## flow/run.sh

```bash
#!/bin/bash
# the make line also repeats each setting of config.mk as NAME=value (left out here)
make -C /OpenROAD-flow-scripts/flow DESIGN_CONFIG=/design/flow/config.mk WORK_HOME=/design/flow/orfs CLKGATE_MAP_FILE= finish
```

## flow/design.v

```verilog
module TCAM_TOP (
        input                   CLK
       ,input                   RESET
       ,input                   SEARCH
       ,input                   SETTING
       ,input   [DATA_BITS-1:0] KEY
       ,input   [IDWID-1:0]     SETTING_ID
       ,input   [MASKWID-1:0]   SETTING_MASKID
       ,input   [IDWID-1:0]     SETTING_PRIORITY
       ,output  [IDWID-1:0]     RULEID
       ,output                  SETTING_COMPLETE
       ,output                  SEARCH_COMPLETE
       ,output                  MISMATCH
       ,input                     DDR3_AVL_INIT
       ,input   [SDRAM_DATA-1:0]  DDR3_AVL_READDATA
       ,input                     DDR3_AVL_WAITREQUEST
       ,input                     DDR3_AVL_READDATAVALID
       ,output                    DDR3_AVL_READ
       ,output                    DDR3_AVL_WRITE
       ,output  [SDRAM_ADDR-1:0]  DDR3_AVL_ADDRESS
       ,output  [SDRAM_DATA-1:0]  DDR3_AVL_WRITEDATA
       ,output                    DDR3_AVL_BURSTCOUNT
       ,output                    DDR3_AVL_INITCOMPLETE
	);
    parameter   DATA_BITS = 128;  
    parameter   FRAGMENTS = 8;	 
    parameter   FRAG_BITS = 3;	 
    parameter   IDWID     = 16;   
    parameter   MASKWID   = 18;
    parameter   SDRAM_ADDR = 19;
    parameter   SDRAM_DATA = 256;
    localparam  FRAG_WID  = (DATA_BITS/FRAGMENTS);
    localparam  ADDR_WID  = FRAG_BITS+FRAG_WID;
    localparam  PRIOWID   = IDWID;
    localparam  KWID      = DATA_BITS;
    localparam  SEGWID    = 2+IDWID+MASKWID+KWID+PRIOWID;  
    wire [ DATA_BITS-1:0 ] in_key      = KEY;
    wire [     IDWID-1:0 ] in_id       = SETTING_ID;
    wire [   MASKWID-1:0 ] in_maskid   = SETTING_MASKID;
    wire [   PRIOWID-1:0 ] in_priority = SETTING_PRIORITY;
    wire                 w_read;
    wire                 w_write;
    wire  [ADDR_WID-1:0] w_address;
    wire  [  SEGWID-1:0] w_readdata;
    wire  [  SEGWID-1:0] w_writedata;
    wire                 w_waitrequest;
    wire                 w_readdatavalid;
    TCAM_CONTROLLER
    #( 
        .DATA_BITS            ( DATA_BITS ), 
        .FRAGMENTS            ( FRAGMENTS ), 
        .FRAG_BITS            ( FRAG_BITS ), 
        .IDWID                ( IDWID     ),
        .MASKWID              ( MASKWID   )
    )    
    TCAM_TOP_INST    
    (
        .CLK                  ( CLK              ),
        .RESET                ( RESET            ),
        .SEARCH               ( SEARCH           ),   
        .SETTING              ( SETTING          ),   
        .KEY                  ( in_key           ),   
        .SETTING_ID           ( in_id            ),   
        .SETTING_MASKID       ( in_maskid        ),   
        .SETTING_PRIORITY     ( in_priority      ),   
        .RULEID               ( RULEID           ),   
        .SETTING_COMPLETE     ( SETTING_COMPLETE ),   
        .SEARCH_COMPLETE      ( SEARCH_COMPLETE  ),   
        .MISMATCH             ( MISMATCH         ),   
        .SDRAM_READ           ( w_read           ),
        .SDRAM_WRITE          ( w_write          ),
        .SDRAM_ADDRESS        ( w_address        ),
        .SDRAM_READDATA       ( w_readdata       ),
        .SDRAM_WRITEDATA      ( w_writedata      ),
        .SDRAM_WAITREQUEST    ( w_waitrequest    ),
        .SDRAM_READDATAVALID  ( w_readdatavalid  )
    );
    SDRAM_CONTROLLER  
    #(
        .ADDR_WID                   ( SDRAM_ADDR ),
        .DATA_WID                   ( SDRAM_DATA )
    )	
    SDRAM_CONTROLLER_INST 
    (
        .CLK                        ( CLK                    ),
        .RESET                      ( RESET                  ),
        .AVM_M0_WAITREQUEST         ( DDR3_AVL_WAITREQUEST   ),
        .AVM_M0_READDATA            ( DDR3_AVL_READDATA      ),
        .AVM_M0_READDATAVALID       ( DDR3_AVL_READDATAVALID ),
        .AVM_M0_READ                ( DDR3_AVL_READ          ),
        .AVM_M0_WRITE               ( DDR3_AVL_WRITE         ),
        .AVM_M0_WRITEDATA           ( DDR3_AVL_WRITEDATA     ),
        .AVM_M0_ADDRESS             ( DDR3_AVL_ADDRESS       ),	
        .AVM_M0_BURSTCOUNT          ( DDR3_AVL_BURSTCOUNT    ),
        .AVM_S0_INIT                ( DDR3_AVL_INIT          ),   
        .AVM_S0_READ                ( w_read                 ),   
        .AVM_S0_WRITE               ( w_write                ),   
        .AVM_S0_ADDRESS             ( w_address              ),   
        .AVM_S0_WRITEDATA           ( w_writedata            ),   
        .AVM_S0_READDATA            ( w_readdata             ),   
        .AVM_S0_WAITREQUEST         ( w_waitrequest          ),   
        .AVM_S0_READDATAVALID       ( w_readdatavalid        ),   
        .AVM_S0_INITCOMPLETE        ( DDR3_AVL_INITCOMPLETE  )    
    );
endmodule
module TCAM_CONTROLLER  (
        input                       CLK
       ,input                       RESET
       ,input                       SEARCH
       ,input                       SETTING
       ,input     [    KWID-1:0 ]   KEY
       ,input     [   IDWID-1:0 ]   SETTING_ID
       ,input     [ MASKWID-1:0 ]   SETTING_MASKID
       ,input     [ PRIOWID-1:0 ]   SETTING_PRIORITY
       ,output    [   IDWID-1:0 ]   RULEID
       ,output                      SETTING_COMPLETE
       ,output                      SEARCH_COMPLETE
       ,output                      MISMATCH
       ,input     [   SEGWID-1:0 ]  SDRAM_READDATA
       ,input                       SDRAM_WAITREQUEST
       ,input                       SDRAM_READDATAVALID
       ,output                      SDRAM_READ
       ,output                      SDRAM_WRITE
       ,output    [ ADDR_WID-1:0 ]  SDRAM_ADDRESS
       ,output    [   SEGWID-1:0 ]  SDRAM_WRITEDATA
	);
    parameter   DATA_BITS = 10;  
    parameter   FRAGMENTS = 5;	 
    parameter   FRAG_BITS = 3;	 
    parameter   IDWID     = 2;   
    parameter   MASKWID   = 5;
    localparam  FRAG_WID  = (DATA_BITS/FRAGMENTS);
    localparam  ADDR_WID  = FRAG_BITS+FRAG_WID;
    localparam  PRIOWID   = IDWID;
    localparam  KWID      = DATA_BITS;
    localparam  SEGWID    = 2+IDWID+MASKWID+KWID+PRIOWID;  
    reg                  search_en_sync1;
    reg                  setting_en_sync1;
    reg  [   KWID-1:0]	 key_sync1;
    reg  [  IDWID-1:0]	 setting_id_sync1;
    reg  [MASKWID-1:0]   setting_maskid_sync1;
    reg  [PRIOWID-1:0]   setting_priority_sync1;
    always @(posedge CLK or posedge RESET)
    begin 
        if (RESET) begin 
            key_sync1              <= 0;
            search_en_sync1        <= 0;
            setting_en_sync1       <= 0;
            setting_id_sync1       <= 0;
            setting_maskid_sync1   <= 0;
            setting_priority_sync1 <= 0;
        end 
        else begin
            key_sync1		       <= KEY;
            search_en_sync1        <= SEARCH;
            setting_en_sync1       <= SETTING;
            setting_id_sync1       <= SETTING_ID;
            setting_maskid_sync1   <= SETTING_MASKID;
            setting_priority_sync1 <= SETTING_PRIORITY;
        end
    end
    wire                    w_cntl_searchcomplete;	
    wire                    w_cntl_searchdatavalid;
    wire    [SEGWID-1:0] 	w_confirm_segment;
    wire                    w_compare_complete;
    segment_engine  
    #( 
        .DATA_BITS                  ( DATA_BITS ), 
        .FRAGMENTS                  ( FRAGMENTS ), 
        .FRAG_BITS                  ( FRAG_BITS ), 
        .IDWID                      ( IDWID     ),
        .MASKWID                    ( MASKWID   )
    ) 
    SEGMENTATION_INST   
    (
        .clk                        ( CLK                    ),
        .reset                      ( RESET                  ), 
        .i_search                   ( search_en_sync1        ),
        .i_setting                  ( setting_en_sync1       ),
        .i_key                      ( key_sync1              ),
        .i_setting_id               ( setting_id_sync1       ),
        .i_setting_maskid           ( setting_maskid_sync1   ),
        .i_setting_priority         ( setting_priority_sync1 ),
        .o_search_complete          ( w_cntl_searchcomplete  ),
        .o_setting_complete			( SETTING_COMPLETE       ),
        .o_cntl_m0_searchdatavalid  ( w_cntl_searchdatavalid ),
        .i_sdram_readdata           ( SDRAM_READDATA         ),
        .i_sdram_waitrequest        ( SDRAM_WAITREQUEST      ),
        .i_sdram_readdatavalid		( SDRAM_READDATAVALID    ),
        .o_sdram_read               ( SDRAM_READ             ),
        .o_sdram_write              ( SDRAM_WRITE            ),
        .o_sdram_address            ( SDRAM_ADDRESS          ),
        .o_sdram_writedata          ( SDRAM_WRITEDATA        )
    );
    wire [  IDWID-1:0] w_mask_confirm_id;
    wire [MASKWID-1:0] w_mask_confirm_maskid;
    wire [PRIOWID-1:0] w_mask_confirm_priority;
    wire [   KWID-1:0] w_mask_confirm_key;
    wire               w_mask_confirm_id_update;
    wire               w_mask_complete;
    mask_engine 
    #( 
        .DATA_BITS                  ( DATA_BITS ), 
        .FRAGMENTS                  ( FRAGMENTS ), 
        .FRAG_BITS                  ( FRAG_BITS ), 
        .IDWID                      ( IDWID     ),
        .MASKWID                    ( MASKWID   )
    )
    MASK_ENGINE_INST   
    (
        .clk                        ( CLK                      ),
        .reset                      ( RESET                    ),
        .i_sdram_readdata           ( SDRAM_READDATA           ),
        .o_id                       ( w_mask_confirm_id        ),
        .o_maskid                   ( w_mask_confirm_maskid    ),
        .o_confirm_key              ( w_mask_confirm_key       ),
        .o_priority                 ( w_mask_confirm_priority  ),
        .i_cntl_s0_searchdatavalid  ( w_cntl_searchdatavalid   ),
        .i_segment_complete         ( w_cntl_searchcomplete    ),
        .o_id_update                ( w_mask_confirm_id_update ),
        .o_mask_complete            ( w_mask_complete          )
    );
    wire [KWID-1:0] w_pp_key6;
    ffxkclkx #(6,KWID) pp_search_key (CLK,RESET,key_sync1,w_pp_key6);
    wire [  IDWID-1:0]  w_confirm_prio_ruleid;
    wire [PRIOWID-1:0]  w_confirm_prio_priority;
    wire                w_confirm_complete;
    wire                w_confirm_prio_valid;
    confirm_engine 
    #( 
        .DATA_BITS                  ( DATA_BITS ), 
        .FRAGMENTS                  ( FRAGMENTS ), 
        .FRAG_BITS                  ( FRAG_BITS ), 
        .IDWID                      ( IDWID     ),
        .MASKWID                    ( MASKWID   )
    )
    CONFIRM_ENGINE_INST   
    (
        .clk                        ( CLK                      ),
        .reset                      ( RESET                    ),
        .i_key                      ( w_pp_key6                ),
        .i_id                       ( w_mask_confirm_id        ),
        .i_maskid                   ( w_mask_confirm_maskid    ),
        .i_priority                 ( w_mask_confirm_priority  ),
        .i_confirm_key              ( w_mask_confirm_key       ),
        .o_confirm_ruleid           ( w_confirm_prio_ruleid    ),
        .o_confirm_priority         ( w_confirm_prio_priority  ),
        .i_id_update                ( w_mask_confirm_id_update ),     
        .i_mask_complete            ( w_mask_complete          ),
        .o_confirm_complete         ( w_confirm_complete       ), 
        .o_confirm_valid            ( w_confirm_prio_valid     )
    );
    priority_engine 
    #( 
        .DATA_BITS                  ( DATA_BITS ), 
        .FRAGMENTS                  ( FRAGMENTS ), 
        .FRAG_BITS                  ( FRAG_BITS ), 
        .IDWID                      ( IDWID     ),
        .MASKWID                    ( MASKWID   )
    )
    PRIORITY_ENGINE_INST    
    (   
        .clk                        ( CLK                     ),
        .reset                      ( RESET                   ),
        .i_confirm_ruleid           ( w_confirm_prio_ruleid   ),
        .i_confirm_priority         ( w_confirm_prio_priority ),
        .o_final_id                 ( RULEID                  ), 
        .o_mismatch                 ( MISMATCH                ),
        .i_confirm_valid            ( w_confirm_prio_valid    ),
        .i_confirm_complete         ( w_confirm_complete      ),
        .o_priority_complete        ( SEARCH_COMPLETE         )
    );
endmodule
module SDRAM_CONTROLLER (
        input 		                CLK
       ,input 		                RESET
       ,input                       AVM_M0_WAITREQUEST
       ,input       [DATA_WID-1:0]	AVM_M0_READDATA
       ,input                       AVM_M0_READDATAVALID
       ,output                      AVM_M0_READ
       ,output                      AVM_M0_WRITE
       ,output reg  [DATA_WID-1:0]	AVM_M0_WRITEDATA
       ,output reg  [ADDR_WID-1:0]	AVM_M0_ADDRESS
       ,output      [        10:0]  AVM_M0_BURSTCOUNT
       ,input                       AVM_S0_INIT
       ,input                       AVM_S0_READ
       ,input                       AVM_S0_WRITE
       ,input       [ADDR_WID-1:0]  AVM_S0_ADDRESS
       ,input       [DATA_WID-1:0]  AVM_S0_WRITEDATA
       ,output reg  [DATA_WID-1:0]  AVM_S0_READDATA
       ,output                      AVM_S0_INITCOMPLETE
       ,output                      AVM_S0_WAITREQUEST
       ,output                      AVM_S0_READDATAVALID
	);
    parameter ADDR_WID = 27;
    parameter DATA_WID = 32;
    localparam IDLE  = 2'd0;
    localparam INIT  = 2'd1;
    localparam READ  = 2'd2;
    localparam WRITE = 2'd3;
    reg [ADDR_WID-1:0] 	avs_address_sync1;
    reg [DATA_WID-1:0] 	avs_writedata_sync1;
    reg 				avs_init_sync1;
    reg 				avs_read_sync1;
    reg 				avs_write_sync1;
    always @(posedge CLK or posedge RESET)
    begin 
        if (RESET) begin 
            avs_init_sync1  	<= 0;
            avs_read_sync1  	<= 0;
            avs_write_sync1 	<= 0;
            avs_address_sync1 	<= 0;
            avs_writedata_sync1 <= 0;
        end 
        else begin 
            avs_init_sync1  	<= AVM_S0_INIT;
            avs_read_sync1  	<= AVM_S0_READ;
            avs_write_sync1 	<= AVM_S0_WRITE;
            avs_address_sync1 	<= AVM_S0_ADDRESS;
            avs_writedata_sync1 <= AVM_S0_WRITEDATA;
        end
    end
    wire [ADDR_WID-1:0] max_address;
    assign max_address = {ADDR_WID{1'b1}};
    wire max_avm_address;
    assign max_avm_address = (AVM_M0_ADDRESS == max_address) ? 1'b1 : 1'b0;
    reg [3:0] wr_burst_count;
    reg drv_status_waitrequest;
    reg drv_status_init_complete;
    reg drv_status_readdatavalid;
    reg [1:0] current_state;
    always @(posedge CLK or posedge RESET) 	 
    begin 
        if (RESET) begin
            current_state <= IDLE;
            drv_status_init_complete <= 0;
        end
        else begin
            case (current_state)
                IDLE : begin
                    drv_status_waitrequest   <= 1'b0;
                    drv_status_readdatavalid <= 1'b1;
                    if (avs_init_sync1 == 1) begin
                        AVM_M0_ADDRESS   <= 0;
                        AVM_M0_WRITEDATA <= 0;
                        wr_burst_count 	 <= 0;
                        current_state 	 <= INIT;	 
                        drv_status_init_complete <= 0;
                    end
                    else if (avs_read_sync1 == 1) begin 
                        AVM_M0_ADDRESS <= avs_address_sync1;
                        drv_status_readdatavalid <= 1'b0;
                        current_state  <= READ;	 
                    end 
                    else if (avs_write_sync1 == 1) begin
                        AVM_M0_ADDRESS   <= avs_address_sync1;
                        AVM_M0_WRITEDATA <= avs_writedata_sync1;
                        current_state    <= WRITE;  
                    end
                    else begin
                        AVM_M0_ADDRESS   <= AVM_M0_ADDRESS;
                        AVM_M0_WRITEDATA <= AVM_M0_WRITEDATA;
                        current_state <= IDLE; 	 
                    end
                end
                INIT : begin
                    drv_status_waitrequest <= 1'b1;
                    if (!AVM_M0_WAITREQUEST & !max_avm_address) begin 
                        if (wr_burst_count == 0) begin 
                            AVM_M0_ADDRESS <= AVM_M0_ADDRESS + 1;
                            wr_burst_count <= 0;
                        end
                        else begin 
                            wr_burst_count <= wr_burst_count + 1;
                        end
                    end
                    else if (!AVM_M0_WAITREQUEST & max_avm_address) begin 
                        if (wr_burst_count == 0) begin 
                            drv_status_init_complete <= 1;
                            current_state <= IDLE;	 
                        end
                        else begin 
                            wr_burst_count <= wr_burst_count + 1;
                        end
                    end
                    else begin 
                        wr_burst_count <= wr_burst_count + 1;
                    end 
                end
                READ : begin
                    drv_status_waitrequest <= 1'b1;
                    if (!AVM_M0_WAITREQUEST & !AVM_M0_READDATAVALID) begin
                        current_state <= READ;	 
                    end
                    else if (!AVM_M0_WAITREQUEST & AVM_M0_READDATAVALID) begin
                        drv_status_readdatavalid <= 1'b1;
                        current_state <= IDLE; 
                    end
                    else begin
                        current_state <= READ;  
                    end
                end
                WRITE : begin
                    drv_status_waitrequest <= 1'b1;
                    if (!AVM_M0_WAITREQUEST)	current_state <= IDLE;
                    else 						current_state <= WRITE;  
                end 
                default : begin 
                    current_state <= current_state;
                end 
            endcase
        end
    end 
    assign AVM_M0_BURSTCOUNT = 1;
    assign AVM_M0_WRITE = ((current_state==WRITE || current_state==INIT) && RESET==0) ? 1'b1 : 1'b0;
    assign AVM_M0_READ  = (current_state==READ && RESET==0) ? 1'b1 : 1'b0;
    assign AVM_S0_WAITREQUEST   = drv_status_waitrequest;
    assign AVM_S0_INITCOMPLETE  = drv_status_init_complete;
    assign AVM_S0_READDATAVALID = drv_status_readdatavalid;
    always @(posedge CLK or posedge RESET) 
    begin 
        if 		(RESET)					AVM_S0_READDATA <= 0;
        else if (AVM_M0_READDATAVALID)	AVM_S0_READDATA <= AVM_M0_READDATA;
        else 							AVM_S0_READDATA <= AVM_S0_READDATA;
    end 
endmodule
module segment_engine (
        input 					clk
       ,input 					reset
       ,input                   i_search
       ,input                   i_setting
       ,input   [   KWID-1:0]   i_key
       ,input   [MASKWID-1:0]   i_setting_maskid
       ,input   [PRIOWID-1:0]   i_setting_priority
       ,input   [  IDWID-1:0]   i_setting_id
       ,output                  o_search_complete
       ,output                  o_setting_complete
       ,output                  o_cntl_m0_searchdatavalid
       ,input   [ SEGWID-1:0]   i_sdram_readdata
       ,input                   i_sdram_waitrequest
       ,input                   i_sdram_readdatavalid
       ,output                  o_sdram_read
       ,output                  o_sdram_write
       ,output  [ADDR_WID-1:0]  o_sdram_address
       ,output  [  SEGWID-1:0]  o_sdram_writedata
	);
    parameter   DATA_BITS = 10;  
    parameter   FRAGMENTS = 5;	 
    parameter   FRAG_BITS = 3;	 
    parameter   IDWID     = 2;   
    parameter   MASKWID   = 5;
    localparam  FRAG_WID  = (DATA_BITS/FRAGMENTS);
    localparam  ADDR_WID  = FRAG_BITS+FRAG_WID;
    localparam  PRIOWID   = IDWID;
    localparam  KWID      = DATA_BITS;
    localparam  SEGWID    = 2+IDWID+MASKWID+KWID+PRIOWID;  
	reg 				search_en_sync1;
	reg 				setting_en_sync1;
	reg   [   KWID-1:0]	key_sync1;
	reg   [  IDWID-1:0]	setting_id_sync1;
	reg	  [MASKWID-1:0]	setting_maskid_sync1;
    reg   [PRIOWID-1:0] setting_priority_sync1;
	always @(posedge clk or posedge reset)
	begin 
		if (reset) begin 
			key_sync1 		  	   <= 0;
			search_en_sync1   	   <= 0;
			setting_en_sync1  	   <= 0;
			setting_id_sync1  	   <= 0;
			setting_maskid_sync1   <= 0;
            setting_priority_sync1 <= 0;
		end 
		else begin
			key_sync1		       <= i_key;
			search_en_sync1        <= i_search;
			setting_en_sync1       <= i_setting;
			setting_id_sync1       <= i_setting_id;
			setting_maskid_sync1   <= i_setting_maskid;
            setting_priority_sync1 <= i_setting_priority;
		end
	end 
    wire					w_cntl_load;
    wire 					w_cntl_modify;
    wire					w_cntl_shift;
    wire 					w_cntl_search;
    wire 					w_cntl_modify_done;
    wire   [ADDR_WID-1:0]	w_fragment_key;
    fragmentation  
    #( 
        .DATA_BITS                 ( DATA_BITS          ), 
        .FRAGMENTS                 ( FRAGMENTS          ), 
        .FRAG_BITS                 ( FRAG_BITS          ), 
        .IDWID                     ( IDWID              ),
        .MASKWID                   ( MASKWID            )
    )
    FRAGMENT_INST  
    (
        .clk	                   ( clk                ),
        .reset                     ( reset              ),
        .i_key                     ( key_sync1          ),
        .o_fragment_key            ( w_fragment_key     ),
        .i_load				       ( w_cntl_load        ),
        .i_shift                   ( w_cntl_shift       )
    );
    segment_controller 
    #( 
        .FRAGMENTS                 ( FRAGMENTS                 )  
    )	
    SEGMENT_CONTROLLER_INST   
    (
        .clk                       ( clk                       ),
        .reset                     ( reset                     ), 
        .i_search_enable           ( search_en_sync1           ),
        .i_setting_enable          ( setting_en_sync1          ),
        .o_sdram_read              ( o_sdram_read              ),
        .o_sdram_write             ( o_sdram_write             ),
        .i_sdram_waitrequest       ( i_sdram_waitrequest       ),
        .i_sdram_readdatavalid     ( i_sdram_readdatavalid     ),
        .o_cntl_m0_load            ( w_cntl_load               ),
        .o_cntl_m0_modify          ( w_cntl_modify             ),
        .o_cntl_m0_shift           ( w_cntl_shift              ),
        .i_cntl_m0_modify_done     ( w_cntl_modify_done        ),
        .o_cntl_m0_searchdatavalid ( o_cntl_m0_searchdatavalid ),
        .o_search_complete         ( o_search_complete         ),
        .o_setting_complete        ( o_setting_complete        )
    );
    segment_datapath  
    #( 
        .DATA_BITS                 ( DATA_BITS              ), 
        .FRAGMENTS                 ( FRAGMENTS              ), 
        .FRAG_BITS                 ( FRAG_BITS              ), 
        .IDWID                     ( IDWID                  ),
        .MASKWID                   ( MASKWID                )
    )	
    SEGMENT_DATAPATH_INST  
    (
        .clk					   ( clk                    ),
        .reset					   ( reset                  ), 
        .i_setting_id		       ( setting_id_sync1       ),
        .i_setting_key		       ( key_sync1              ),
        .i_setting_maskid		   ( setting_maskid_sync1   ),
        .i_setting_priority        ( setting_priority_sync1 ),
        .i_fragment_key            ( w_fragment_key         ),
        .i_sdram_readdata          ( i_sdram_readdata       ),		
        .o_sdram_writedata		   ( o_sdram_writedata      ),
        .o_sdram_segment_address   ( o_sdram_address        ), 
        .i_cntl_s0_modify          ( w_cntl_modify          ),
        .o_cntl_s0_modify_done     ( w_cntl_modify_done     )
    );
endmodule
module segment_controller (
        input 		 clk
       ,input 		 reset
       ,input 		 i_search_enable
       ,input		 i_setting_enable
       ,input 		 i_sdram_waitrequest
       ,input 		 i_sdram_readdatavalid
       ,output 	reg	 o_sdram_read
       ,output 	reg	 o_sdram_write
       ,input 		 i_cntl_m0_modify_done
       ,output  	 o_cntl_m0_load
       ,output 	reg  o_cntl_m0_modify
       ,output	reg  o_cntl_m0_shift
       ,output  reg  o_cntl_m0_searchdatavalid
       ,output       o_search_complete
       ,output       o_setting_complete
	);
    parameter  FRAGMENTS = 5;	 
    localparam IDLE        = 4'b0000;  
    localparam SHIFT       = 4'b0001;  
    localparam STABLE_RD_1 = 4'b0010;  
    localparam STABLE_RD_2 = 4'b0011;  
    localparam READ        = 4'b0100;  
    localparam MODIFY      = 4'b0101;  
    localparam STABLE_WR   = 4'b0110;  
    localparam WRITE       = 4'b0111;  
    localparam COUNT       = 4'b1000;  
	reg search_mode;
	reg setting_mode;
	reg [3:0] loop_count;  
	reg [3:0] current_state; 
	always @(posedge clk or posedge reset)
	begin 
		if (reset) begin
			loop_count    <= FRAGMENTS;
			search_mode   <= 0;
			setting_mode  <= 0;
			current_state <= IDLE;
			o_sdram_read     <= 0;
			o_sdram_write    <= 0;
			o_cntl_m0_shift  <= 0;
			o_cntl_m0_modify <= 0;
			o_cntl_m0_searchdatavalid <= 0;
		end
		else begin 
			case (current_state) 
				IDLE : begin
					o_sdram_read     <= 0;
					o_sdram_write    <= 0;
					o_cntl_m0_shift  <= 0;
					o_cntl_m0_modify <= 0;
					o_cntl_m0_searchdatavalid <= 0;
					search_mode <= 0;
					setting_mode <= 0;
					loop_count <= FRAGMENTS;
					if (i_setting_enable) begin
						setting_mode  <= 1'b1;   
						current_state <= SHIFT;	 
					end 
					else if (i_search_enable) begin 
						search_mode    <= 1'b1;   
						current_state  <= SHIFT;  
					end 
					else begin 
						current_state <= IDLE;	 
					end 
				end 
				SHIFT : begin 
					o_cntl_m0_shift <= 1'b1;
					current_state <= STABLE_RD_1;  
				end 
				STABLE_RD_1 : begin
					o_cntl_m0_shift <= 1'b0;
					current_state <= STABLE_RD_2;
				end
				STABLE_RD_2 : begin
					current_state <= READ;
				end
				READ : begin
					o_sdram_read    <= 1'b1;  
					if (i_sdram_waitrequest & !i_sdram_readdatavalid) begin 
						o_sdram_read    <= 1'b0;  
						current_state <= READ;  
					end
					else if (i_sdram_waitrequest & i_sdram_readdatavalid & setting_mode) begin
						o_sdram_read    <= 1'b0;  
						current_state <= MODIFY;  
					end
					else if (i_sdram_waitrequest & i_sdram_readdatavalid & search_mode) begin
						o_sdram_read    <= 1'b0;  
						o_cntl_m0_searchdatavalid <= 1'b1;  
						current_state <= COUNT;  
					end 
					else begin 
						current_state <= READ;  
					end 
				end 
				MODIFY : begin
					o_cntl_m0_modify <= 1'b1;  
					if (i_cntl_m0_modify_done == 1) begin 
						o_cntl_m0_modify <= 1'b0;
						current_state  <= STABLE_WR;  
					end 
					else begin
						current_state <= MODIFY;  
					end 
				end 
				STABLE_WR : begin
					o_cntl_m0_modify <= 1'b0;
					current_state <= WRITE;
				end 
				WRITE : begin
					o_sdram_write    <= 1'b1;
					if 	  (i_sdram_waitrequest) 	current_state <= COUNT;	 
					else 						current_state <= WRITE;
				end 
				COUNT : begin
					o_sdram_read  <= 1'b0;
					o_sdram_write <= 1'b0;
					o_cntl_m0_searchdatavalid <= 1'b0;
					if (loop_count > 1) begin 
						loop_count <= loop_count - 1;
						current_state <= SHIFT;  
					end 
					else begin 
						current_state <= IDLE;  
					end 
				end
				default : begin
					current_state <= current_state;
				end	 
			endcase 
		end 
	end
	assign o_cntl_m0_load 	  = (current_state==IDLE & reset==0) ? 1'b1 : 1'b0;
	assign o_search_complete  = (search_mode==0 	 & reset==0) ? 1'b1 : 1'b0;
	assign o_setting_complete = (setting_mode==0 	 & reset==0) ? 1'b1 : 1'b0;
endmodule 
module segment_datapath (
        input                   clk
       ,input                   reset
       ,input   [  IDWID-1:0]   i_setting_id
       ,input   [   KWID-1:0]   i_setting_key
       ,input   [MASKWID-1:0]   i_setting_maskid
       ,input   [PRIOWID-1:0]   i_setting_priority
       ,input   [ SEGWID-1:0]   i_sdram_readdata    
       ,output  [ SEGWID-1:0]   o_sdram_writedata   
       ,input   [ADDR_WID-1:0]	i_fragment_key
       ,output  [ADDR_WID-1:0]	o_sdram_segment_address  
       ,input                   i_cntl_s0_modify
       ,output                  o_cntl_s0_modify_done
    );
    parameter	DATA_BITS = 10;  
    parameter 	FRAGMENTS = 5;	 
    parameter 	FRAG_BITS = 3;	 
    parameter	IDWID     = 2;   
    parameter   MASKWID   = 5;
    localparam 	FRAG_WID  = (DATA_BITS/FRAGMENTS);
    localparam 	ADDR_WID  = FRAG_BITS+FRAG_WID;
    localparam  PRIOWID   = IDWID;
    localparam 	KWID	  = DATA_BITS;
    localparam 	SEGWID	  = 2+IDWID+MASKWID+KWID+PRIOWID;  
    reg [SEGWID-1:0] sdram_readdata;
    always @(posedge clk or posedge reset)
    begin 
        if (reset) begin 
            sdram_readdata <= 0;
        end
        else begin 
            sdram_readdata <= i_sdram_readdata;
        end 
    end 
    addresspath_orientator 
    #( 
        .DATA_BITS                ( DATA_BITS          ), 
        .FRAGMENTS                ( FRAGMENTS          ), 
        .FRAG_BITS                ( FRAG_BITS          )
    )  
    ADDRESS_ORIENTATOR_INST   
    (
        .clk                      (clk),
        .reset                    (reset), 
        .i_fragment_key           (i_fragment_key),
        .o_sdram_segment_address  (o_sdram_segment_address)  
    );
    status_generator 
    #( 
        .DATA_BITS             ( DATA_BITS            ), 
        .FRAGMENTS             ( FRAGMENTS            ), 
        .FRAG_BITS             ( FRAG_BITS            ), 
        .IDWID                 ( IDWID                ),
        .MASKWID               ( MASKWID              )
    )
    STATUS_GENERATOR_INST   
    (
        .clk                   ( clk                   ),
        .reset                 ( reset                 ), 
        .i_modify              ( i_cntl_s0_modify      ),
        .i_setting_id          ( i_setting_id          ),
        .i_setting_key         ( i_setting_key         ),
        .i_setting_maskid      ( i_setting_maskid      ),  
        .i_setting_priority    ( i_setting_priority    ),
        .i_sdram_readdata      ( sdram_readdata        ),
        .o_sdram_writedata     ( o_sdram_writedata     ),  
        .o_modify_complete     ( o_cntl_s0_modify_done )
    );
endmodule
module addresspath_orientator (
        input						clk,
        input 						reset, 
        input		[ADDR_WID-1:0]	i_fragment_key,
        output 	reg [ADDR_WID-1:0]	o_sdram_segment_address  
	);
    parameter	DATA_BITS = 10;  
    parameter 	FRAGMENTS = 5;	 
    parameter 	FRAG_BITS = 3;	 
    localparam 	FRAG_WID  = (DATA_BITS/FRAGMENTS);
    localparam 	ADDR_WID  = FRAG_BITS+FRAG_WID;
	always @(posedge clk or posedge reset)
	begin 
		if   (reset)	o_sdram_segment_address <= 0;
		else 			o_sdram_segment_address <= i_fragment_key;
	end
endmodule
module status_generator (
        input			            clk
       ,input 			            reset 
       ,input 						i_modify
       ,input       [    KWID-1:0 ] i_setting_key
       ,input  		[   IDWID-1:0 ]	i_setting_id
       ,input 		[ MASKWID-1:0 ]	i_setting_maskid
       ,input       [ PRIOWID-1:0 ] i_setting_priority
       ,input		[  SEGWID-1:0 ]	i_sdram_readdata
       ,output 	reg	[  SEGWID-1:0 ]	o_sdram_writedata
       ,output 	 					o_modify_complete
	);
    parameter   DATA_BITS = 10;  
    parameter   FRAGMENTS = 5;	 
    parameter   FRAG_BITS = 3;	 
    parameter   IDWID     = 2;   
    parameter   MASKWID   = 5;
    localparam  FRAG_WID  = (DATA_BITS/FRAGMENTS);
    localparam  ADDR_WID  = FRAG_BITS+FRAG_WID;
    localparam  PRIOWID   = IDWID;
    localparam  KWID      = DATA_BITS;
    localparam  SEGWID    = 2+IDWID+MASKWID+KWID+PRIOWID;  
    localparam IDLE     = 0;
    localparam MODIFY   = 1;
    localparam COMPLETE = 2;
    wire cell_empty;
    assign cell_empty = ~i_sdram_readdata[SEGWID-2];
    reg [		1:0] current_state;
    reg [SEGWID-1:0] writedata_mod;
    reg				 reg_modify_complete;
    always @(posedge clk or posedge reset) 
    begin 
        if (reset) begin
            writedata_mod <= 0;
            current_state <= IDLE;
            reg_modify_complete	<= 0;
        end
        else begin 
            case (current_state)
                IDLE : begin
                    reg_modify_complete <= 1'b0;
                    if   (i_modify)	current_state <= MODIFY;  
                    else            current_state <= IDLE;  
                end 
                MODIFY : begin
                    reg_modify_complete <= 1'b0;
                    if (cell_empty) begin 
                        writedata_mod <= {2'b01, i_setting_id, i_setting_maskid, i_setting_key, i_setting_priority};
                        reg_modify_complete <= 1'b1;
                        current_state <= COMPLETE;	 
                    end
                    else begin 
                        writedata_mod <= {2'b11, i_sdram_readdata[SEGWID-3:0]};
                        reg_modify_complete <= 1'b1;
                        current_state <= COMPLETE;	 
                    end 
                end 
                COMPLETE : begin 
                    reg_modify_complete <= 1'b1;
                    current_state <= IDLE;  
                end 
                default : begin 
                    writedata_mod <= writedata_mod;
                end 
            endcase 
        end 
    end
    always @(posedge clk or posedge reset)
    begin 
        if (reset) begin 
            o_sdram_writedata <= 0;
        end 
        else if (reg_modify_complete) begin 
            o_sdram_writedata <= writedata_mod;
        end
        else begin 
            o_sdram_writedata <= o_sdram_writedata;
        end 
    end 
    assign o_modify_complete = reg_modify_complete;
endmodule
module fragmentation (
        input                       clk
       ,input                       reset
       ,input       [    KWID-1:0]  i_key
       ,output reg  [ADDR_WID-1:0]  o_fragment_key
       ,input                       i_load
       ,input                       i_shift
	);
    parameter   DATA_BITS = 10;  
    parameter   FRAGMENTS = 5;	 
    parameter   FRAG_BITS = 3;	 
    parameter   IDWID     = 2;   
    parameter   MASKWID   = 5;
    localparam  FRAG_WID  = (DATA_BITS/FRAGMENTS);
    localparam  ADDR_WID  = FRAG_BITS+FRAG_WID;
    localparam  PRIOWID   = IDWID;
    localparam  KWID      = DATA_BITS;
    localparam  SEGWID    = 2+IDWID+MASKWID+KWID+PRIOWID;  
    wire [FRAG_WID-1:0] zeros;
    assign zeros = {FRAG_WID{1'b0}};
    reg [     KWID-1:0] shift_register;
    reg [FRAG_BITS-1:0] prefix_address;
    always @(posedge clk or posedge reset)
    begin 
        if (reset) begin
            o_fragment_key <= 0;		
            shift_register <= 0;
            prefix_address <= 0;
        end 
        else if (i_load) begin 
            shift_register <= i_key;
            prefix_address <= 0;
        end
        else if (i_shift) begin
            prefix_address <= prefix_address + 1;
            o_fragment_key <= {prefix_address, shift_register[FRAG_WID-1:0]};
            shift_register <= {zeros, shift_register[KWID-1:FRAG_WID]};
        end 
        else begin
            prefix_address <= prefix_address;
            shift_register <= shift_register; 
        end
    end 
endmodule
module mask_engine (
        input                         clk
       ,input                         reset
       ,input       [  SEGWID-1:0 ]   i_sdram_readdata    
       ,output      [   IDWID-1:0 ]   o_id
       ,output      [ MASKWID-1:0 ]   o_maskid
       ,output      [    KWID-1:0 ]   o_confirm_key
       ,output      [ PRIOWID-1:0 ]   o_priority
       ,input                         i_cntl_s0_searchdatavalid
       ,input                         i_segment_complete
       ,output                        o_id_update
       ,output                        o_mask_complete
    );
    parameter	DATA_BITS = 10;  
    parameter 	FRAGMENTS = 5;	 
    parameter 	FRAG_BITS = 3;	 
    parameter	IDWID     = 2;   
    parameter   MASKWID   = 5;
    localparam  PRIOWID   = IDWID;
    localparam 	KWID	  = DATA_BITS;
    localparam 	SEGWID	  = 2+IDWID+MASKWID+KWID+PRIOWID;  
    reg               r_id_valid;
    reg [  IDWID-1:0] r_id;
    reg [MASKWID-1:0] r_maskid;
    reg [   KWID-1:0] r_confirm_key;
    reg [PRIOWID-1:0] r_priority;
    always @(posedge clk or posedge reset)
    begin 
        if (reset) begin 
            r_id_valid    <= 'h0;
            r_id          <= 'h0;
            r_maskid      <= 'h0;
            r_priority    <= 'h0;
            r_confirm_key <= 'h0;
        end
        else if (i_cntl_s0_searchdatavalid) begin
            r_id_valid    <= (~i_sdram_readdata[SEGWID-1] & i_sdram_readdata[SEGWID-2]);  
            r_id          <= i_sdram_readdata[       SEGWID-3:KWID+MASKWID+PRIOWID ];
            r_maskid      <= i_sdram_readdata[ KWID+MASKWID+PRIOWID-1:KWID+PRIOWID ];
            r_confirm_key <= i_sdram_readdata[ KWID+PRIOWID-1:PRIOWID ];
            r_priority    <= i_sdram_readdata[      PRIOWID-1:0            ];
        end 
    end
    reg r_searchdatavalid_sync1;
    always @(posedge clk or posedge reset)
    begin 
        if (reset)  r_searchdatavalid_sync1 <= 0;
        else        r_searchdatavalid_sync1 <= i_cntl_s0_searchdatavalid;
    end 
    wire p_searchdatavalid; 
    assign p_searchdatavalid = (i_cntl_s0_searchdatavalid & ~r_searchdatavalid_sync1);
    reg r_segment_complete_sync1;
    always @(posedge clk or posedge reset)
    begin 
        if   (reset) r_segment_complete_sync1 <= 0;
        else         r_segment_complete_sync1 <= i_segment_complete;
    end 
    wire p_segment_complete;
    assign p_segment_complete = (i_segment_complete & ~r_segment_complete_sync1);
    wire p_segment_processing;
    assign p_segment_processing = (~i_segment_complete & r_segment_complete_sync1);
    reg [        1:0] ro_id_valid;
    reg [  IDWID-1:0] ro_id;
    reg [MASKWID-1:0] ro_maskid;
    reg [   KWID-1:0] ro_confirm_key;
    reg [PRIOWID-1:0] ro_priority;
    always @(posedge clk or posedge reset)
    begin 
        if (reset) begin 
            ro_id          <= 'h0;
            ro_maskid      <= 'h0;
            ro_priority    <= 'h0;
            ro_confirm_key <= 'h0;
        end
        else if (p_segment_complete) begin 
            ro_id          <= 'h0;
            ro_maskid      <= 'h0;
            ro_priority    <= 'h0;
            ro_confirm_key <= 'h0;
        end
        else if (r_id_valid) begin 
            ro_id          <= r_id;
            ro_maskid      <= r_maskid;
            ro_priority    <= r_priority;
            ro_confirm_key <= r_confirm_key;
        end  
        else begin 
            ro_id          <= ro_id;
            ro_maskid      <= ro_maskid;
            ro_priority    <= ro_priority;
            ro_confirm_key <= ro_confirm_key;
        end 
    end
    assign o_id          = ro_id;            
    assign o_maskid      = ro_maskid;     
    assign o_priority    = ro_priority;   
    assign o_confirm_key = ro_confirm_key;
    wire w_new_id;
    assign w_new_id = ~p_segment_complete & p_searchdatavalid & r_id_valid;
    reg ro_id_update;
    always @(posedge clk or posedge reset)
    begin 
        if      ( reset        )  ro_id_update <= 1'b0;
        else if ( w_new_id     )  ro_id_update <= 1'b1;
        else if ( ro_id_update )  ro_id_update <= 1'b0;
        else                      ro_id_update <= ro_id_update;
    end 
    assign o_id_update = ro_id_update;
    reg ro_mask_complete;
    always @(posedge clk or posedge reset)
    begin 
        if      ( reset                )  ro_mask_complete <= 1'b0;
        else if ( p_segment_complete   )  ro_mask_complete <= 1'b1;
        else if ( p_segment_processing )  ro_mask_complete <= 1'b0;
        else                              ro_mask_complete <= ro_mask_complete;
    end
    assign o_mask_complete = ro_mask_complete;
endmodule
module confirm_engine (
        input                       clk
       ,input                       reset
       ,input   [     KWID-1:0 ]    i_key
       ,input   [    IDWID-1:0 ]    i_id
       ,input   [  MASKWID-1:0 ]    i_maskid
       ,input   [  PRIOWID-1:0 ]    i_priority
       ,input   [     KWID-1:0 ]    i_confirm_key
       ,output  [    IDWID-1:0 ] 	o_confirm_ruleid
       ,output  [  PRIOWID-1:0 ]    o_confirm_priority
       ,input                       i_id_update       
       ,input                       i_mask_complete
       ,output                      o_confirm_complete
       ,output                      o_confirm_valid
	);
    parameter   DATA_BITS = 10;  
    parameter   FRAGMENTS = 5;	 
    parameter   FRAG_BITS = 3;	 
    parameter   IDWID     = 2;   
    parameter   MASKWID   = 5;
    localparam  FRAG_WID  = (DATA_BITS/FRAGMENTS);
    localparam  PRIOWID   = IDWID;
    localparam  KWID      = DATA_BITS;
    localparam  SEGWID    = 2+IDWID+MASKWID+KWID+PRIOWID;  
    localparam  CNFM_WID  = (DATA_BITS/MASKWID);
    reg r_mask_complete_sync1;
    always @(posedge clk or posedge reset)
    begin 
        if   (reset) r_mask_complete_sync1 <= 0;
        else         r_mask_complete_sync1 <= i_mask_complete;
    end 
    wire p_mask_complete;
    assign p_mask_complete = (i_mask_complete & ~r_mask_complete_sync1);
    wire p_mask_processing;
    assign p_mask_processing = (~i_mask_complete & r_mask_complete_sync1);
    reg [   KWID-1:0] r_key;
    reg [  IDWID-1:0] r_id;
    reg [MASKWID-1:0] r_maskid;
    reg [   KWID-1:0] r_confirm_key;
    reg [PRIOWID-1:0] r_priority; 
    always @(posedge clk or posedge reset)
    begin 
        if (reset) begin 
            r_key         <= 'h0;
            r_id          <= 'h0;
            r_maskid      <= 'h0;
            r_priority    <= 'h0;
            r_confirm_key <= 'h0;
        end 
        else if (p_mask_complete) begin 
            r_key         <= i_key;
            r_id          <= 'h0;
            r_maskid      <= 'h0;
            r_priority    <= 'h0;
            r_confirm_key <= 'h0;
        end 
        else if (i_id_update) begin 
            r_key         <= i_key;
            r_id          <= i_id;
            r_maskid      <= i_maskid;
            r_priority    <= i_priority;
            r_confirm_key <= i_confirm_key;
        end 
        else begin 
            r_key         <= r_key;
            r_id          <= r_id;
            r_maskid      <= r_maskid;
            r_priority    <= r_priority;
            r_confirm_key <= r_confirm_key;
        end 
    end 
    reg [MASKWID-1:0] r_id_match_vector;
    generate 
        genvar mask_idx;
    for (mask_idx = 0; mask_idx < MASKWID; mask_idx=mask_idx+1)
        begin: mask_bit
            always @(posedge clk or posedge reset)
            begin 
                if (reset) begin
                    r_id_match_vector[mask_idx] <= 0;
                end 
                else begin 
                    r_id_match_vector[mask_idx] <= (r_maskid[mask_idx]) ? 1'b1 : (r_confirm_key[(CNFM_WID+(CNFM_WID*mask_idx)-1):(CNFM_WID*mask_idx)] == r_key[(CNFM_WID+(CNFM_WID*mask_idx)-1):(CNFM_WID*mask_idx)]);
                end
            end
        end
    endgenerate
    wire w_id_match;
    assign w_id_match = &r_id_match_vector;
    reg [  IDWID-1:0] ro_confirm_ruleid;
    reg [PRIOWID-1:0] ro_confirm_priority;
    reg               ro_confirm_valid;
    always @(posedge clk or posedge reset)
    begin 
        if      ( reset      )  ro_confirm_ruleid <= 'h0;
        else if ( w_id_match )  ro_confirm_ruleid <= r_id;   
        else                    ro_confirm_ruleid <= ro_confirm_ruleid;
    end
    always @(posedge clk or posedge reset)
    begin 
        if      ( reset      )  ro_confirm_priority <= 'h0;
        else if ( w_id_match )  ro_confirm_priority <= r_priority; 
        else                    ro_confirm_priority <= ro_confirm_priority;
    end 
    always @(posedge clk or posedge reset) 
    begin 
        if      ( reset            )  ro_confirm_valid <= 1'b0;
        else if ( w_id_match       )  ro_confirm_valid <= 1'b1;
        else if ( ro_confirm_valid )  ro_confirm_valid <= 1'b0;
        else                          ro_confirm_valid <= ro_confirm_valid;
    end 
    assign o_confirm_ruleid   = ro_confirm_ruleid;
    assign o_confirm_priority = ro_confirm_priority;
    assign o_confirm_valid    = ro_confirm_valid;
    reg ro_confirm_complete; 
    always @(posedge clk or posedge reset)
    begin 
        if      ( reset             ) ro_confirm_complete <= 1'b0;
        else if ( p_mask_complete   ) ro_confirm_complete <= 1'b1;
        else if ( p_mask_processing ) ro_confirm_complete <= 1'b0;
        else                          ro_confirm_complete <= ro_confirm_complete;
    end 
    assign o_confirm_complete = ro_confirm_complete;
endmodule
module priority_engine (
        input                   clk
       ,input                   reset
       ,input  [   IDWID-1:0 ]  i_confirm_ruleid
       ,input  [ PRIOWID-1:0 ]  i_confirm_priority
       ,output [   IDWID-1:0 ]  o_final_id
       ,output                  o_mismatch
       ,input                   i_confirm_valid
       ,input                   i_confirm_complete
       ,output                  o_priority_complete
    );
    parameter	DATA_BITS = 10;  
    parameter 	FRAGMENTS = 5;	 
    parameter 	FRAG_BITS = 3;	 
    parameter	IDWID     = 2;   
    parameter   MASKWID   = 5;
    localparam  PRIOWID   = IDWID;
    localparam  KWID      = DATA_BITS;
    localparam  SEGWID    = 2+IDWID+MASKWID+KWID+PRIOWID;  
    reg r_confirm_complete_sync1;
    always @(posedge clk or posedge reset)
    begin 
        if   (reset) r_confirm_complete_sync1 <= 0;
        else         r_confirm_complete_sync1 <= i_confirm_complete;
    end 
    wire p_confirm_complete;
    assign p_confirm_complete = (i_confirm_complete & ~r_confirm_complete_sync1);
    wire p_confirm_processing; 
    assign p_confirm_processing = (~i_confirm_complete & r_confirm_complete_sync1);
    reg [  IDWID-1:0] r_confirm_ruleid;
    reg [PRIOWID-1:0] r_confirm_priority;
    always @(posedge clk or posedge reset)
    begin 
        if (reset) begin 
            r_confirm_ruleid   <= 'h0;
            r_confirm_priority <= 'h0;
        end 
        else if (i_confirm_complete) begin 
            r_confirm_ruleid   <= 'h0;
            r_confirm_priority <= 'h0;
        end
        else if (i_confirm_valid) begin 
            r_confirm_ruleid   <= i_confirm_ruleid;
            r_confirm_priority <= i_confirm_priority;
        end  
        else begin 
            r_confirm_ruleid   <= r_confirm_ruleid;  
            r_confirm_priority <= r_confirm_priority;
        end 
    end 
    wire w_id_select; 
    assign w_id_select = (r_confirm_priority > r_stored_priority) ? 1'b1 : 1'b0;
    reg [  IDWID-1:0] r_stored_id; 
    reg [PRIOWID-1:0] r_stored_priority;
    always @(posedge clk or posedge reset)
    begin 
        if (reset) begin 
            r_stored_id       <= 'h0;
            r_stored_priority <= 'h0;
        end 
        else if (p_confirm_complete) begin 
            r_stored_id       <= 'h0;
            r_stored_priority <= 'h0;
        end
        else if (w_id_select) begin 
            r_stored_id       <= r_confirm_ruleid;
            r_stored_priority <= r_confirm_priority;
        end
        else begin 
            r_stored_id       <= r_stored_id;
            r_stored_priority <= r_stored_priority;      
        end 
    end 
    wire w_id_match;
    assign w_id_match = ( i_confirm_valid & ~i_confirm_complete );
    reg ro_mismatch;
    always @(posedge clk or posedge reset)
    begin 
        if      ( reset              ) ro_mismatch <= 1'b1;  
        else if ( p_confirm_complete ) ro_mismatch <= 1'b1;
        else if ( w_id_match         ) ro_mismatch <= 1'b0;
        else                           ro_mismatch <= ro_mismatch;
    end
    assign o_mismatch = ro_mismatch;
    reg ro_priority_complete;
    always @(posedge clk or posedge reset)
    begin 
        if      ( reset                )  ro_priority_complete <= 1'b0;
        else if ( p_confirm_complete   )  ro_priority_complete <= 1'b1;
        else if ( p_confirm_processing )  ro_priority_complete <= 1'b0;
        else                              ro_priority_complete <= 1'b0;
    end
    assign o_priority_complete = ro_priority_complete;
    reg [IDWID-1:0] ro_final_id;
    always @(posedge clk or posedge reset)
    begin 
        if   ( reset )  ro_final_id <= 'h0;
        else            ro_final_id <= r_stored_id;    
    end 
    assign o_final_id = ro_final_id;
endmodule
module ffxkclk
    (
     clk,
     rst,
     idat,
     odat
     );
parameter           K = 3;     
input               clk,
                    rst;
input               idat;
output              odat;
wire                odat;
reg [K-1:0]         shift_dat;
wire [K:0]          shift_in;
assign              shift_in = {shift_dat,idat};
always @ (posedge clk)
    begin
    shift_dat <= shift_in[K-1:0];
    end
assign odat = shift_dat[K-1];
endmodule 
module ffxkclkx
    (
     clk,
     rst,
     idat,
     odat
     );
parameter           K = 3;   
parameter           W = 10;  
input               clk;
input               rst;
input [W-1:0]       idat;
output [W-1:0]      odat;
wire [W-1:0]        odat;
generate
    genvar bit_idx;
for (bit_idx=0;bit_idx<W;bit_idx=bit_idx+1'b1)
    begin: i_bit
    ffxkclk #(K)    flxodat (clk,rst,idat[bit_idx],odat[bit_idx]);
    end
endgenerate
endmodule 
```

## flow/constraint.sdc

```tcl
create_clock -name core_clock -period 10.0 [get_ports {CLK}]
set_input_delay 2.0000 -clock core_clock [delete_from_list [all_inputs] [get_ports {CLK}]]
set_output_delay 2.0000 -clock core_clock [all_outputs]
set_load 0.01 [all_outputs]
```

## flow/config.mk

```make
export PLATFORM = sky130hd
export DESIGN_NAME = TCAM_TOP
export DESIGN_NICKNAME = TCAM_TOP
export VERILOG_FILES = /design/flow/design.v
export SDC_FILE = /design/flow/constraint.sdc
export NUM_CORES = 4
export LEC_CHECK = 0
export ABC_AREA = 0
export CAP_MARGIN = 20
export CORE_ASPECT_RATIO = 0.53
export CORE_MARGIN = 2
export CORE_UTILIZATION = 40
export MIN_ROUTING_LAYER = met2
export SLEW_MARGIN = 10
```

==> flow_results.xml, run 1 <==
<?xml version="1.0" encoding="UTF-8"?>
<metrics>
  <group name="worst_setup_path">
    <metric name="arrival_worst_endpoint" unit="ns">3.51</metric>
    <metric name="crit_start" unit="">RESET</metric>
    <metric name="worstPathCellList" unit="">clkdlybuf4s50_1 &gt; nor2b_1 &gt; clkdlybuf4s50_1</metric>
    <metric name="crit_path_end_kind" unit="">output pin</metric>
    <metric name="critical-path-max-stage-delay" unit="ns">0.72</metric>
    <metric name="worst_ep_required_time" unit="ns">8.00</metric>
    <metric name="criticalPathCategory" unit="">input port to output pin</metric>
    <metric name="critical_path.top_delay_family" unit="">buffers and inverters</metric>
    <metric name="cp-endpoint" unit="">DDR3_AVL_READ</metric>
    <metric name="critical_path.most_common_cell" unit="">sky130_fd_sc_hd__clkdlybuf4s50_1</metric>
    <metric name="rr_worst_depth" unit="">3</metric>
    <metric name="worst-path-buf-inv" unit="">2</metric>
    <metric name="critical_path.reg2reg.endpoint" unit="">TCAM_TOP_INST.MASK_ENGINE_INST.r_confirm_key[31]$_DFFE_PP0P_</metric>
    <metric name="worst_setup_path_start_kind" unit="">input port</metric>
    <metric name="critical_path_cell_count" unit="">3</metric>
    <metric name="setup.reg_to_reg.worst_slack" unit="ns">6.47</metric>
    <metric name="timing.critical_path.fanout_max" unit="">9</metric>
    <metric name="critical_path_top_delay_cell" unit="">sky130_fd_sc_hd__clkdlybuf4s50_1</metric>
  </group>
  <group name="power">
    <metric name="p_comb_share" unit="%">4.6</metric>
    <metric name="clkPwrFrac" unit="%">42.3</metric>
    <metric name="power.sequential.total" unit="mW">14.1</metric>
    <metric name="power_leakage" unit="nW">54.3</metric>
    <metric name="top_power_group" unit="">registers</metric>
    <metric name="sw_frac_of_total" unit="%">23.2</metric>
    <metric name="power.internal" unit="mW">20.4</metric>
    <metric name="combinational_logic_power" unit="mW">1.23</metric>
    <metric name="vdd.ir_drop.worst" unit="mV">0.182</metric>
    <metric name="power.density" unit="nW/µm²">216</metric>
    <metric name="total_switching_power" unit="mW">6.17</metric>
    <metric name="clockNetworkPower" unit="mW">11.2</metric>
    <metric name="seq_power_share" unit="%">53.1</metric>
  </group>
  <group name="synthesis">
    <metric name="netlist.area_leader.share" unit="%">54.6</metric>
    <metric name="synthMostInstantiatedCell" unit="">sky130_fd_sc_hd__dfrtp_1</metric>
    <metric name="area_share_of_and_or_nand_nor_cells_after_synthesis" unit="%">4.99</metric>
    <metric name="post-synth-top-area-cell" unit="">sky130_fd_sc_hd__dfrtp_1</metric>
    <metric name="yosys.cell_types.count" unit="">51</metric>
    <metric name="synth_chip_area" unit="µm²">104000</metric>
    <metric name="seq_area_frac_synth" unit="%">75.2</metric>
    <metric name="synthAdderAreaFrac" unit="%">0.289</metric>
    <metric name="enable_flop_cells" unit="">205</metric>
    <metric name="yosys_register_bits" unit="">3235</metric>
    <metric name="netlist_top_cells_area" unit="">sky130_fd_sc_hd__dfrtp_1, sky130_fd_sc_hd__dfxtp_1, sky130_fd_sc_hd__mux2i_1</metric>
    <metric name="dominantRegCellSynth" unit="">sky130_fd_sc_hd__dfrtp_1</metric>
    <metric name="synth_cells" unit="">6811</metric>
    <metric name="mux_area_share" unit="%">14.2</metric>
    <metric name="area_share_of_xor_xnor_cells_in_the_synthesized_design" unit="%">1.25</metric>
    <metric name="top_logic_kind" unit="">multiplexers</metric>
    <metric name="most_common_library_cells_after_synthesis" unit="">sky130_fd_sc_hd__dfrtp_1, sky130_fd_sc_hd__dfxtp_1, sky130_fd_sc_hd__mux2i_1</metric>
    <metric name="avgSynthCellArea" unit="µm²">15.3</metric>
    <metric name="compound_share_synth" unit="%">2.02</metric>
    <metric name="synth.yosys.num_cells" unit="">6811</metric>
    <metric name="syn_area" unit="µm²">104000</metric>
    <metric name="synth-async-reset-ratio" unit="%">70.3</metric>
    <metric name="yosysWarnings" unit="">15</metric>
  </group>
  <group name="sta">
    <metric name="max_freq" unit="MHz">182</metric>
    <metric name="slew_violations" unit="">0</metric>
    <metric name="slew_headroom" unit="%">20.8</metric>
    <metric name="final.min_clock_period" unit="ns">5.51</metric>
    <metric name="worst-slew-pin-transition" unit="ns">1.18</metric>
    <metric name="timing.final.setup_violations" unit="">0</metric>
    <metric name="rsz0062_at_grt" unit="">false</metric>
    <metric name="finalClockSkew" unit="ns">0.0706</metric>
    <metric name="timing.final.crit_share" unit="%">55.1</metric>
    <metric name="tns" unit="ns">0</metric>
    <metric name="finalHoldViolCount" unit="">0</metric>
  </group>
  <group name="cts">
    <metric name="clock_tree.htree_level_count" unit="">5</metric>
    <metric name="postCtsHoldBufs" unit="">0</metric>
    <metric name="cts_inserted_buffers" unit="">288</metric>
    <metric name="post_cts_resized" unit="">0</metric>
    <metric name="tritoncts" unit="">built</metric>
    <metric name="clock_input_transition_at_the_sequential_cells_of_the_worst_setup_and_hold_paths" unit="ns">0.07</metric>
    <metric name="cts.path.max_buffers" unit="">4</metric>
    <metric name="cts_root_buf" unit="">sky130_fd_sc_hd__clkbuf_16</metric>
    <metric name="post_cts.repair.setup_buffers" unit="">0</metric>
    <metric name="clkLatencyLatePin" unit="ns">0.90</metric>
    <metric name="clock_sinks" unit="">3235</metric>
  </group>
  <group name="drt">
    <metric name="wire_per_inst" unit="µm">22.5</metric>
    <metric name="drtIter0Drc" unit="">6441</metric>
    <metric name="via_count" unit="">71671</metric>
    <metric name="viasPerCell" unit="">6.42</metric>
    <metric name="drc" unit="">0</metric>
    <metric name="drt.antenna.violating_nets" unit="">0</metric>
    <metric name="firstDrtPassIters" unit="">9</metric>
    <metric name="totalWireLength" unit="µm">252000</metric>
  </group>
  <group name="global_route">
    <metric name="grtUsageTotal" unit="%">27.9</metric>
    <metric name="grt_first_pass_wirelength" unit="µm">371000</metric>
    <metric name="grt_start_max_net_pins" unit="">183</metric>
    <metric name="grt.overflow.total" unit="">0</metric>
    <metric name="grt_pass1_vias" unit="">84427</metric>
    <metric name="initial_antenna_violation_count" unit="">0</metric>
  </group>
  <group name="placement">
    <metric name="dp_hpwl" unit="µm">159000</metric>
    <metric name="globalplace.congestion" unit="">0.847</metric>
    <metric name="dpl.cell_count" unit="">10599</metric>
    <metric name="placed_area" unit="µm²">113000</metric>
    <metric name="place.port_buffers" unit="">585</metric>
  </group>
  <group name="run">
    <metric name="max_cap_violations" unit="">0</metric>
    <metric name="openroad_warning_count" unit="">158</metric>
  </group>
  <group name="die">
    <metric name="num_rows" unit="">136</metric>
    <metric name="initial_core_util" unit="%">40.2</metric>
    <metric name="chip_area" unit="µm²">264000</metric>
    <metric name="die_w" unit="µm">704</metric>
    <metric name="die.size.y" unit="µm">375</metric>
    <metric name="pin_count" unit="">739</metric>
    <metric name="core_area" unit="µm²">259000</metric>
  </group>
  <group name="min_path">
    <metric name="hold-path-cell-count" unit="">0</metric>
    <metric name="worstHoldPathType" unit="">flop to flop</metric>
  </group>
  <group name="cells_and_area">
    <metric name="nFillCells" unit="">22229</metric>
    <metric name="syn2layout_area_growth" unit="%">18.2</metric>
    <metric name="post_route_cell_area" unit="µm²">123000</metric>
    <metric name="final_cells" unit="">11172</metric>
    <metric name="num-nets-final" unit="">7909</metric>
  </group>
  <group name="outcome">
    <metric name="outcome" unit="">finished clean</metric>
  </group>
</metrics>
area by class of cell:
cell class | instances | area, µm² | share of cell area [%]
antenna | 48 | 120 | 0.0977
clock buffer | 422 | 8400 | 6.84
clock inverter | 98 | 951 | 0.774
inverter | 36 | 139 | 0.113
multi-input combinational | 3226 | 24000 | 19.6
sequential | 3235 | 78200 | 63.7
tap | 3450 | 4320 | 3.51
timing repair buffer | 657 | 6680 | 5.44
routing by layer:
layer  vias to the layer above  part of all wire, %  track usage [%]
met4                        68                  3.4             3.72
li1                      23742                    -                -
met3                       885                   46             41.4
met2                     20141                   49             30.2
met1                     26835                    0                -
met5                         -                  1.6             12.0
stage by stage:
| step | hold slack, ns | total power, mW | utilization [%] | setup slack [ns] |
|---|---|---|---|---|
| 2_1_floorplan | 0.310 | 15.0 | - | -31.03 |
| 3_3_place_gp | 0.310 | 15.5 | 43.8 | 4.54 |
| 5_1_grt | 0.305 | 27.5 | 47.4 | 4.43 |
| 3_5_place_dp | 0.312 | 15.6 | 43.8 | 4.51 |
| 6_report | 0.283 | 26.6 | 47.5 | 4.49 |
| 4_1_cts | 0.286 | 26.6 | 47.4 | 4.51 |
==> run 2, diff against run 1 <==
- CORE_ASPECT_RATIO: 0.53 -> unset
- CORE_UTILIZATION: 40 -> 72
- CTS_CLUSTER_DIAMETER: unset -> 337
- CTS_CLUSTER_SIZE: unset -> 21
- GPL_ROUTABILITY_DRIVEN: unset -> 1
- HOLD_SLACK_MARGIN: unset -> 0.27
- MAX_ROUTING_LAYER: unset -> met4
- MIN_ROUTING_LAYER: met2 -> unset
- PLACE_DENSITY_LB_ADDON: unset -> 0.07
- SETUP_SLACK_MARGIN: unset -> 0.93
- SLEW_MARGIN: 10 -> 20
- clock period: 10.0 -> 3.12 ns (I/O delays scaled with it)
==> run 2 against run 1 <==
Still clean on timing, DRC and antenna; first-iteration DRC count fell by 35%; worst hold slack better by 0.030 ns; flip-flop count is the same; via count fell by 23%; synthesized area is the same; wire length decreased by 8.2%; global-route usage increased by 5.2 points; register-to-register slack got worse by 5.5 ns; highest routed layer is now met4.
==> flow_results.xml, run 2 <==
<?xml version="1.0" encoding="UTF-8"?>
<metrics>
  <group name="outcome">
    <metric name="outcome" unit="">finished clean</metric>
  </group>
  <group name="power">
    <metric name="power.internal" unit="mW">56.7</metric>
    <metric name="power.total" unit="mW">73.0</metric>
    <metric name="combinational_logic_power" unit="mW">4.24</metric>
    <metric name="sw_frac_of_total" unit="%">22.4</metric>
    <metric name="seq_power_share" unit="%">61.7</metric>
    <metric name="power.sequential.total" unit="mW">45.1</metric>
    <metric name="clkPwrFrac" unit="%">32.5</metric>
    <metric name="clockNetworkPower" unit="mW">23.7</metric>
    <metric name="top_power_group" unit="">registers</metric>
    <metric name="total_switching_power" unit="mW">16.4</metric>
    <metric name="power.density" unit="nW/µm²">607</metric>
    <metric name="power_leakage" unit="nW">54.5</metric>
    <metric name="p_comb_share" unit="%">5.8</metric>
  </group>
  <group name="cells_and_area">
    <metric name="num-nets-final" unit="">8125</metric>
    <metric name="nFillCells" unit="">7125</metric>
    <metric name="post_route_cell_area" unit="µm²">120000</metric>
    <metric name="syn2layout_area_growth" unit="%">15.7</metric>
  </group>
  <group name="synthesis">
    <metric name="synthMostInstantiatedCell" unit="">sky130_fd_sc_hd__dfrtp_1</metric>
    <metric name="synth_chip_area" unit="µm²">104000</metric>
    <metric name="mux_area_share" unit="%">14.2</metric>
    <metric name="yosysWarnings" unit="">15</metric>
    <metric name="synthAdderAreaFrac" unit="%">0.289</metric>
    <metric name="seq_area_frac_synth" unit="%">75.2</metric>
    <metric name="post-synth-top-area-cell" unit="">sky130_fd_sc_hd__dfrtp_1</metric>
    <metric name="synth_cells" unit="">6811</metric>
    <metric name="most_common_library_cells_after_synthesis" unit="">sky130_fd_sc_hd__dfrtp_1, sky130_fd_sc_hd__dfxtp_1, sky130_fd_sc_hd__mux2i_1</metric>
    <metric name="area_share_of_xor_xnor_cells_in_the_synthesized_design" unit="%">1.25</metric>
    <metric name="top_logic_kind" unit="">multiplexers</metric>
    <metric name="dominantRegCellSynth" unit="">sky130_fd_sc_hd__dfrtp_1</metric>
    <metric name="syn_area" unit="µm²">104000</metric>
    <metric name="enable_flop_cells" unit="">205</metric>
    <metric name="netlist.area_leader.share" unit="%">54.6</metric>
    <metric name="synth.yosys.num_cells" unit="">6811</metric>
    <metric name="yosys_register_bits" unit="">3235</metric>
    <metric name="netlist_top_cells_area" unit="">sky130_fd_sc_hd__dfrtp_1, sky130_fd_sc_hd__dfxtp_1, sky130_fd_sc_hd__mux2i_1</metric>
    <metric name="area_share_of_and_or_nand_nor_cells_after_synthesis" unit="%">4.99</metric>
    <metric name="avgSynthCellArea" unit="µm²">15.3</metric>
    <metric name="synth-async-reset-ratio" unit="%">70.3</metric>
  </group>
  <group name="cts">
    <metric name="cts_inserted_buffers" unit="">172</metric>
    <metric name="cts.path.max_buffers" unit="">3</metric>
    <metric name="clock_tree.htree_level_count" unit="">4</metric>
    <metric name="clock_sinks" unit="">3235</metric>
    <metric name="cts_root_buf" unit="">sky130_fd_sc_hd__clkbuf_16</metric>
    <metric name="tritoncts" unit="">built</metric>
    <metric name="clkLatencyLatePin" unit="ns">0.84</metric>
  </group>
  <group name="drt">
    <metric name="drc" unit="">0</metric>
    <metric name="viasPerCell" unit="">5.65</metric>
    <metric name="drt.antenna.violating_nets" unit="">0</metric>
    <metric name="firstDrtPassIters" unit="">6</metric>
    <metric name="drtIter0Drc" unit="">4177</metric>
    <metric name="wire_per_inst" unit="µm">23.8</metric>
    <metric name="totalWireLength" unit="µm">231000</metric>
  </group>
  <group name="worst_setup_path">
    <metric name="crit_path_end_kind" unit="">flop</metric>
    <metric name="cp-endpoint" unit="">SDRAM_CONTROLLER_INST.AVM_M0_ADDRESS[16]$_DFFE_PP_</metric>
    <metric name="rr_worst_depth" unit="">6</metric>
    <metric name="worstPathCellList" unit="">inv_1 &gt; ha_1 &gt; or4b_1 &gt; o21ai_2 &gt; o311a_4 &gt; clkbuf_16</metric>
    <metric name="setup.reg_to_reg.worst_slack" unit="ns">0.93</metric>
    <metric name="critical_path_cell_count" unit="">6</metric>
    <metric name="critical_path_top_delay_cell" unit="">sky130_fd_sc_hd__or4b_1</metric>
    <metric name="critical_path.reg2reg.endpoint" unit="">SDRAM_CONTROLLER_INST.AVM_M0_ADDRESS[16]$_DFFE_PP_</metric>
    <metric name="criticalPathCategory" unit="">flop to flop</metric>
    <metric name="worst-path-buf-inv" unit="">2</metric>
    <metric name="crit_start" unit="">SDRAM_CONTROLLER_INST.wr_burst_count[0]$_SDFFCE_PN0P_</metric>
    <metric name="arrival_worst_endpoint" unit="ns">2.74</metric>
    <metric name="worst_setup_path_start_kind" unit="">flop</metric>
    <metric name="timing.critical_path.fanout_max" unit="">9</metric>
    <metric name="worst_ep_required_time" unit="ns">3.67</metric>
    <metric name="critical-path-max-stage-delay" unit="ns">0.53</metric>
  </group>
  <group name="min_path">
    <metric name="hold-path-cell-count" unit="">1</metric>
    <metric name="worstHoldPathType" unit="">input port to flop</metric>
  </group>
  <group name="sta">
    <metric name="slew_violations" unit="">0</metric>
    <metric name="finalClockSkew" unit="ns">0.0240</metric>
    <metric name="timing.final.crit_share" unit="%">70.1</metric>
    <metric name="worst-slew-pin-transition" unit="ns">1.06</metric>
    <metric name="tns" unit="ns">0</metric>
    <metric name="fin_hold_ws" unit="ns">0.313</metric>
    <metric name="timing.final.setup_violations" unit="">0</metric>
    <metric name="finalHoldViolCount" unit="">0</metric>
    <metric name="max_freq" unit="MHz">457</metric>
    <metric name="final.min_clock_period" unit="ns">2.19</metric>
    <metric name="rsz0062_at_grt" unit="">true</metric>
  </group>
  <group name="global_route">
    <metric name="initial_antenna_violation_count" unit="">14</metric>
    <metric name="grt.overflow.total" unit="">0</metric>
    <metric name="grt_first_pass_wirelength" unit="µm">351000</metric>
    <metric name="grt_start_max_net_pins" unit="">144</metric>
    <metric name="grt_pass1_vias" unit="">57966</metric>
    <metric name="grtUsageTotal" unit="%">33.1</metric>
  </group>
  <group name="die">
    <metric name="num_rows" unit="">139</metric>
    <metric name="chip_area" unit="µm²">147000</metric>
    <metric name="core_area" unit="µm²">143000</metric>
    <metric name="pin_count" unit="">739</metric>
    <metric name="initial_core_util" unit="%">72.5</metric>
    <metric name="die_w" unit="µm">384</metric>
    <metric name="die.size.y" unit="µm">384</metric>
  </group>
  <group name="placement">
    <metric name="place.port_buffers" unit="">585</metric>
    <metric name="globalplace.congestion" unit="">0.881</metric>
    <metric name="placed_area" unit="µm²">113000</metric>
    <metric name="dp_hpwl" unit="µm">151000</metric>
  </group>
  <group name="run">
    <metric name="openroad_warning_count" unit="">123</metric>
    <metric name="max_cap_violations" unit="">0</metric>
  </group>
</metrics>
-- run 2: metrics by stage --
stage               cells  utilization [%]  worst slack, ns
finish               9714             83.8            0.933
global route         9712             83.8            0.842
CTS                  9694             83.6            0.715
detailed placement   9201             79.1            0.288
global placement     9201             79.1            0.333
floorplan            6886                -           -36.54
-- run 2: area by class of cell --
| type | count | area (µm²) | share of cell area, % |
|---|---|---|---|
| clock buffer | 304 | 4840 | 4.03 |
| inverter | 36 | 139 | 0.116 |
| antenna | 8 | 20.0 | 0.0167 |
| clock inverter | 13 | 196 | 0.163 |
| timing repair buffer | 989 | 10300 | 8.53 |
| multi-input combinational | 3226 | 24200 | 20.1 |
| sequential | 3235 | 78200 | 65.1 |
| tap | 1903 | 2380 | 1.98 |
-- run 2: per-layer routing --
metal,global-route usage [%],vias up,part of all wire (%)
li1,-,24306,-
met1,44.8,28552,41
met2,52.6,1570,50
met3,4.19,414,5.1
met4,12.2,0,3.9
met5,-,-,0
-- run 2: what timing repair did --
action	in CTS	in global routing
buffers inserted	30	9
gates cloned	1	3
endpoints found under the hold margin	145	0
pin swaps	3	7
endpoints found under the setup margin	279	117
hold buffers	145	0
resized	404	50
Power figures rest on the tool's default switching activity, not on a simulated workload.
